// lc4_core
module lc4_core
   (input  wire        clk,
    input  wire        rst,
    output wire [15:0] o_cur_pc,
    input  wire [15:0] i_cur_insn,
    output wire [15:0] o_dmem_addr,
    input  wire [15:0] i_cur_dmem_data,
    output wire        o_dmem_we,
    output wire [15:0] o_dmem_towrite,
    output wire [1:0]  test_stall,
    output wire [15:0] test_cur_pc,
    output wire [15:0] test_cur_insn,
    output wire        test_regfile_we,
    output wire [2:0]  test_regfile_wsel,
    output wire [15:0] test_regfile_data,
    output wire        test_nzp_we,
    output wire [2:0]  test_nzp_new_bits,
    output wire        test_dmem_we,
    output wire [15:0] test_dmem_addr,
    output wire [15:0] test_dmem_data
    );
Size: ~6200 cells after synthesis, about 170 I/O pins, about 46000 sq um of cells after synthesis.
clock: 39.7 ns
lec_check: 0
abc_area: 0
cap_margin: 30
cell_pad_in_sites_global_placement: 1
core_margin: 8
core_utilization: 46
cts_cluster_diameter: 23
cts_cluster_size: 11
gpl_routability_driven: 1
gpl_timing_driven: 1
place_density_lb_addon: 0.06
setup_slack_margin: 0.01
slew_margin: 15
tns_end_percent: 65
run.sh (not shown) runs the stock make flow with config.mk's settings and CLKGATE_MAP_FILE=.
==> next run, changes <==
ABC_AREA = not set   (was 0)
CAP_MARGIN = 20   (was 30)
CELL_PAD_IN_SITES_GLOBAL_PLACEMENT = not set   (was 1)
CORE_MARGIN = 2   (was 8)
CORE_UTILIZATION = 65   (was 46)
CTS_CLUSTER_DIAMETER = not set   (was 23)
CTS_CLUSTER_SIZE = not set   (was 11)
GPL_ROUTABILITY_DRIVEN = not set   (was 1)
GPL_TIMING_DRIVEN = not set   (was 1)
MAX_ROUTING_LAYER = met4   (was not set)
PLACE_DENSITY_LB_ADDON = not set   (was 0.06)
SETUP_SLACK_MARGIN = not set   (was 0.01)
SLEW_MARGIN = 20   (was 15)
TNS_END_PERCENT = not set   (was 65)
clock period = 26.9 ns   (was 39.7 ns; I/O delays follow)
Now the flow died in 5_1_grt (GRT-0232).
Synthesized cell count does not change.
Die size is lower by about 34%.
Area after synthesis does not change.
==> next run, changes <==
CORE_UTILIZATION = 66   (was 65)
SETUP_SLACK_MARGIN = 5.0   (was not set)
clock period = 37.0 ns   (was 26.9 ns; I/O delays follow)
=> The new run stopped in 5_1_grt (GRT-0232); synthesized area stays the same; die area went down by 1.5%; synthesized cell count is unchanged.
==> next run, changes <==
CORE_UTILIZATION = 40   (was 66)
MAX_ROUTING_LAYER = not set   (was met4)
SETUP_SLACK_MARGIN = not set   (was 5.0)
clock period = 40.0 ns   (was 37.0 ns; I/O delays follow)
Now the flow completed without violations.
Area after synthesis does not change.
Synthesized cell count is unchanged.
Die area is higher by well over a third.

## job 101
Starting RTL as in the previous note.
==> flow/design.v (excerpt) <==
module lc4_core
   (input  wire        clk,
    input  wire        rst,
    output wire [15:0] o_cur_pc,
    input  wire [15:0] i_cur_insn,
    output wire [15:0] o_dmem_addr,
    input  wire [15:0] i_cur_dmem_data,
    output wire        o_dmem_we,
    output wire [15:0] o_dmem_towrite,
    output wire [1:0]  test_stall,
    output wire [15:0] test_cur_pc,
    output wire [15:0] test_cur_insn,
    output wire        test_regfile_we,
    output wire [2:0]  test_regfile_wsel,
    output wire [15:0] test_regfile_data,
    output wire        test_nzp_we,
    output wire [2:0]  test_nzp_new_bits,
    output wire        test_dmem_we,
    output wire [15:0] test_dmem_addr,
    output wire [15:0] test_dmem_data
    );
clock: 56.4 ns
lec_check: 0
cap_margin: 20
core_margin: 2
core_utilization: 27
cts_cluster_diameter: 23
cts_cluster_size: 11
gpl_routability_driven: 0
gpl_timing_driven: 1
place_density: 0.54
slew_margin: 20
Job 101: all stages complete, timing, DRC and antenna checks passed
Changes in job 102 relative to job 101:
- clearing PLACE_DENSITY, which used to be 0.54
- putting SETUP_SLACK_MARGIN at 5.0 where nothing was set
- clearing GPL_ROUTABILITY_DRIVEN, which used to be 0
- swapping 27 for 58 in CORE_UTILIZATION
- clearing GPL_TIMING_DRIVEN, which used to be 1
- clearing CTS_CLUSTER_SIZE, which used to be 11
- clearing CTS_CLUSTER_DIAMETER, which used to be 23
- swapping 56.4 for 31.8 in the clock period (ns, I/O delays scaled along)
[summary]
- In job 102 the implementation completed, yet the final layout does not meet the checks, the culprit being negative setup slack.
- Of job 102 and job 101, the higher post-route met1 wirelength belongs to job 101.
- Compare job 102 and job 101 | logic area lower: job 101
- Delta(global routing met2 resource utilization, job 102 - job 101) > 0
- Changes observed in job 102 relative to job 101: vertical extent of the die has decreased; final setup TNS has decreased.
- Job 102 against job 101: chip area estimate from yosys synthesis essentially unchanged, cell count of the worst reg-to-reg path moved up, count of fill cells added during filler insertion saw a decrease, chip area now sits lower.
- Relative to job 101, critical path depth increased by 12% in job 102.
- Of job 102 and job 101, job 101 shows the lower via count, with job 102 above it.
Edits applied to the flow inputs when going from job 102 to job 103:
- setting CTS_CLUSTER_SIZE to 35 for the first time
- changing CORE_UTILIZATION from 58 to 68
- changing the clock period (ns, I/O delays scaled along) from 31.8 to 36.8
--- outcome ---
Job 103: aborted in global routing (tool error). Estimated wirelength of the detail-placed design (lower): job 103. Changes observed in job 103 relative to job 102: count of standard-cell rows saw a decrease, effective utilization at floorplan rose 10 points. Status: area after synthesis parity (job 102, job 103). Looking at number of buffers inserted during clock tree synthesis, job 103 sits 3 lower than job 102 does. For total die size, dividing the value from job 102 by the value from job 103 gives 1.17. Job 103 vs. job 102: core footprint fell 15%; cell count after placement fell 1127.
Inputs modified between job 103 and job 104:
- SETUP_SLACK_MARGIN now 4.94, was 5.0
- CTS_CLUSTER_SIZE no longer set, was 35
- CORE_UTILIZATION now 58, was 68
- the clock period (ns, I/O delays scaled along) now 31.9, was 36.8
## What came out
- No crash in job 104: every stage finished, but the layout fails its final checks due to negative setup slack.
- Comparing count of instances resized after the clock tree is built for job 104 and job 103, the smaller number came from job 104.
- Higher number of setup buffers added after CTS goes to job 103 over job 104.
- Measured against job 103, the final weighted congestion in routability-driven placement of job 104 comes out at 0.936 times the reference value.
- In the metrics for job 104 and job 103, the one carrying the lower placed cell area is job 103.
- In job 104, floorplan utilization is lower than in job 103.
- Measured against each other, job 104 and job 103 differ in detailed-placement wirelength estimate, the higher figure coming from job 104.
- Die size: job 104 and job 103 compared, lower one is job 103

run 1:
Starting RTL as in the previous note.
export LEC_CHECK = 0
export ABC_AREA = 1
export CAP_MARGIN = 20
export CORE_MARGIN = 2
export CORE_UTILIZATION = 70
export CTS_CLUSTER_SIZE = 98
export GPL_ROUTABILITY_DRIVEN = 1
export GPL_TIMING_DRIVEN = 1
export MAX_ROUTING_LAYER = met4
export PLACE_DENSITY = 0.35
export SETUP_SLACK_MARGIN = 5.0
export SLEW_MARGIN = 20
create_clock -name core_clock -period 31.1 [get_ports {clk}]
Stage in which a tool error killed run 1: global routing.
What run 2 does differently from run 1 at the input level:
- CTS_CLUSTER_DIAMETER now 358, previously not set
- CTS_CLUSTER_SIZE now 59, was 98
- PLACE_DENSITY now 0.54, was 0.35
- MAX_ROUTING_LAYER no longer set, was met4
- CORE_UTILIZATION now 61, was 70
- the clock period (ns, I/O delays scaled along) now 35.5, was 31.1
- The half-perimeter wire length after detailed placement in run 2 sits about 4.4% above the value recorded for run 1.
- [run 2 vs run 1] total of cells resized after clock tree synthesis: higher in run 2
- On die outline height, the lower figure sits with run 1, not run 2.
- Comparing run 1 against run 2, there is no change at all in synthesized chip area reported by yosys.
- For run 2, the flow was terminated by a tool error in global routing and produced no final design.
- Diff run 2..run 1 | number of top-level pins | negligible
- For total instance count after detailed placement, run 1 and run 2 come out practically identical.
- Number of buffers added by the clock tree synthesis step (lower): run 2
- Run 1 -> run 2: width of the die increased by a little under 10%
- In the metrics for run 1 and run 2, the one carrying the lower global placement routability congestion is run 2.
- In run 2 relative to run 1, placement-stage cell area had gone down by a few percent.
Here is what was changed in the inputs of run 3 compared with run 2.
- CORE_UTILIZATION changed from 61 to 40
- CTS_CLUSTER_DIAMETER removed (was 358)
- CTS_CLUSTER_SIZE removed (was 59)
- SETUP_SLACK_MARGIN removed (was 5.0)
- GPL_ROUTABILITY_DRIVEN removed (was 1)
- PLACE_DENSITY removed (was 0.54)
- ABC_AREA removed (was 1)
- GPL_TIMING_DRIVEN removed (was 1)
- the clock period (ns, I/O delays scaled along) changed from 35.5 to 39.0
Run 3: PASS, flow complete, no timing, DRC or antenna violations. The post-place setup slack reported for run 3 is greater than that of run 2 by 0.20 ns. Die width ended up about 28% higher on run 3 than on run 2. Synthesized area sits higher in run 3 than in run 2. Portion of netlist area occupied by mux cells (lower): run 2. The number of instances in the placed design in run 3 was higher than what run 2 gave. Synthesized-area fraction occupied by and/or/nand/nor cells up 0.68 points in run 3 wrt run 2. [compare] base=run 2 new=run 3: depth of the CTS H-tree shows an increase of 1; cell total in the yosys stat output lost 142.
Modified inputs, run 4 compared to run 3
- putting GPL_TIMING_DRIVEN at 0 where nothing was set
- putting TNS_END_PERCENT at 20 where nothing was set
- swapping 39.0 for 40.0 in the clock period (ns, I/O delays scaled along)
Run 4: no failed stages, no open violations at the end
Fmax | run 4 vs run 3 | run 4 slower
The higher via-per-instance ratio of run 3 and run 4 is in run 4.
Run 4 ended with more final period demand of the worst path than run 3.
Summary: with run 3 as the reference, wire length reported by the detailed router in run 4 moved up by more than 10%.
Diff run 3 -> run 4: number of nets at the end of the flow higher; worst-case hold slack roughly the same.
Taking run 3 as the reference, in run 4 sequential share of cell area -0.49 points, final area +2.5%, setup slack -0.64 ns.
Relative to run 3, count of placed standard cells including taps has increased by 2.2% in run 4.

lc4_core again, from the RTL that the note above started with.
clock: 29.7 ns
lec_check: 0
abc_area: 1
cap_margin: 20
core_margin: 2
core_utilization: 72
cts_cluster_size: 40
gpl_routability_driven: 1
gpl_timing_driven: 1
hold_slack_margin: 0.3
max_routing_layer: met4
place_density_lb_addon: 0.18
setup_slack_margin: 0.56
slew_margin: 20
tns_end_percent: 5
The first run aborted during 5_1_grt.
Edit:
==> flow/config.mk (replaced) <==
export PLATFORM = sky130hd
export DESIGN_NAME = lc4_core
export DESIGN_NICKNAME = lc4_core
export VERILOG_FILES = /design/flow/design.v
export SDC_FILE = /design/flow/constraint.sdc
export NUM_CORES = 4
export LEC_CHECK = 0
export ABC_AREA = 1
export CAP_MARGIN = 20
export CORE_MARGIN = 2
export CORE_UTILIZATION = 65
export CTS_CLUSTER_DIAMETER = 262
export HOLD_SLACK_MARGIN = -0.07
export MAX_ROUTING_LAYER = met4
export SLEW_MARGIN = 20
export TNS_END_PERCENT = 5
==> flow/constraint.sdc (replaced) <==
create_clock -name core_clock -period 31.0 [get_ports {clk}]
set_input_delay 6.2000 -clock core_clock [delete_from_list [all_inputs] [get_ports {clk}]]
set_output_delay 6.2000 -clock core_clock [all_outputs]
set_load 0.01 [all_outputs]
=> The changed run finished but fails on negative setup slack. Die area rises by 11%. Synthesized area stays the same. Synthesized cell count does not change.
Edit:
==> flow/config.mk (replaced) <==
export PLATFORM = sky130hd
export DESIGN_NAME = lc4_core
export DESIGN_NICKNAME = lc4_core
export VERILOG_FILES = /design/flow/design.v
export SDC_FILE = /design/flow/constraint.sdc
export NUM_CORES = 4
export LEC_CHECK = 0
export CAP_MARGIN = 20
export CORE_MARGIN = 2
export CORE_UTILIZATION = 58
export SLEW_MARGIN = 20
==> flow/constraint.sdc (replaced) <==
create_clock -name core_clock -period 21.7 [get_ports {clk}]
set_input_delay 4.3400 -clock core_clock [delete_from_list [all_inputs] [get_ports {clk}]]
set_output_delay 4.3400 -clock core_clock [all_outputs]
set_load 0.01 [all_outputs]
=>
- Now the flow failed in 5_1_grt
- die area rises by 21%
- area after synthesis rises by 8.0%
- synthesized cell count falls by 2.2%

== build 82 ==
lc4_core again, from the RTL that the note above started with.
==> flow/config.mk <==
export PLATFORM = sky130hd
export DESIGN_NAME = lc4_core
export DESIGN_NICKNAME = lc4_core
export VERILOG_FILES = /design/flow/design.v
export SDC_FILE = /design/flow/constraint.sdc
export NUM_CORES = 4
export LEC_CHECK = 0
export CAP_MARGIN = 20
export CELL_PAD_IN_SITES_GLOBAL_PLACEMENT = 3
export CORE_MARGIN = 4
export CORE_UTILIZATION = 72
export GPL_TIMING_DRIVEN = 0
export SETUP_SLACK_MARGIN = 0.46
export SLEW_MARGIN = 20
export TNS_END_PERCENT = 20
==> flow/constraint.sdc <==
create_clock -name core_clock -period 57.2 [get_ports {clk}]
set_input_delay 11.4400 -clock core_clock [delete_from_list [all_inputs] [get_ports {clk}]]
set_output_delay 11.4400 -clock core_clock [all_outputs]
set_load 0.01 [all_outputs]
Build 82: it failed during global placement without I/O, and the tool reported GPL-0301.
The inputs of build 35 differ from those of build 82 as listed below.
# build 82
export LEC_CHECK = 0
export CAP_MARGIN = 20
export CELL_PAD_IN_SITES_GLOBAL_PLACEMENT = 3
export CORE_MARGIN = 4
export CORE_UTILIZATION = 72
export GPL_TIMING_DRIVEN = 0
export SETUP_SLACK_MARGIN = 0.46
export SLEW_MARGIN = 20
export TNS_END_PERCENT = 20
create_clock -name core_clock -period 57.2 [get_ports {clk}]
# build 35
export LEC_CHECK = 0
export ABC_AREA = 1
export CAP_MARGIN = 20
export CELL_PAD_IN_SITES_DETAIL_PLACEMENT = 1
export CELL_PAD_IN_SITES_GLOBAL_PLACEMENT = 3
export CORE_MARGIN = 8
export CORE_UTILIZATION = 45
export CTS_CLUSTER_DIAMETER = 57
export GPL_ROUTABILITY_DRIVEN = 0
export GPL_TIMING_DRIVEN = 0
export MAX_ROUTING_LAYER = met4
export MIN_ROUTING_LAYER = met2
export SETUP_SLACK_MARGIN = 5.0
export SLEW_MARGIN = 20
export TNS_END_PERCENT = 90
create_clock -name core_clock -period 57.2 [get_ports {clk}]
[summary]
- global placement without I/O: build 35 exited with error
- Summary of build 35 over build 82: die area shows an increase of about 54%, summed standard-cell area reported by yosys shows a reduction of about 7%, synthesized flop and latch total shows no meaningful change.
#### Input delta (build 28 over build 35)
# build 35
export LEC_CHECK = 0
export ABC_AREA = 1
export CAP_MARGIN = 20
export CELL_PAD_IN_SITES_DETAIL_PLACEMENT = 1
export CELL_PAD_IN_SITES_GLOBAL_PLACEMENT = 3
export CORE_MARGIN = 8
export CORE_UTILIZATION = 45
export CTS_CLUSTER_DIAMETER = 57
export GPL_ROUTABILITY_DRIVEN = 0
export GPL_TIMING_DRIVEN = 0
export MAX_ROUTING_LAYER = met4
export MIN_ROUTING_LAYER = met2
export SETUP_SLACK_MARGIN = 5.0
export SLEW_MARGIN = 20
export TNS_END_PERCENT = 90
create_clock -name core_clock -period 57.2 [get_ports {clk}]
# build 28
export LEC_CHECK = 0
export CAP_MARGIN = 20
export CORE_MARGIN = 2
export CORE_UTILIZATION = 67
export CTS_CLUSTER_SIZE = 35
export MAX_ROUTING_LAYER = met4
export SLEW_MARGIN = 20
create_clock -name core_clock -period 26.9 [get_ports {clk}]
==> results <==
- Tool error GRT-0232 stopped build 28 during global routing; no final results.
- Between build 35 and build 28, die extent in y is lower for build 28, build 35 comes in above that.
- Build 28: average instance area after synthesis is about 10% higher than what build 35 reported.
- Summary: with build 35 as the reference, synthesized cell count in build 28 moved down by a few percent.
- Relative to build 35, the placeable core area measured on build 28 has decreased by more than a quarter.
- Chip area in the Yosys report is higher on build 28
- Xor-xnor portion of the synthesized cell area was lower in the run labelled build 35.
For build 62, these inputs were changed with respect to build 28:
# build 28
export LEC_CHECK = 0
export CAP_MARGIN = 20
export CORE_MARGIN = 2
export CORE_UTILIZATION = 67
export CTS_CLUSTER_SIZE = 35
export MAX_ROUTING_LAYER = met4
export SLEW_MARGIN = 20
create_clock -name core_clock -period 26.9 [get_ports {clk}]
# build 62
export LEC_CHECK = 0
export ABC_AREA = 1
export CAP_MARGIN = 20
export CORE_MARGIN = 2
export CORE_UTILIZATION = 58
export CTS_CLUSTER_DIAMETER = 253
export SLEW_MARGIN = 20
create_clock -name core_clock -period 24.7 [get_ports {clk}]
==> comparison <==
- Taking build 28 as the reference, in build 62 number of cells in Yosys stat higher, average instance area after synthesis lower, number of gates given a new drive strength after cts higher.
- Build 62: setup slack at placement is 1010 ps higher than what build 28 reported.
- [flow] build 62 | stages: complete | final checks: fail | reason: negative setup slack
- Y dimension of the die in build 62 vs build 28: up 3.4%
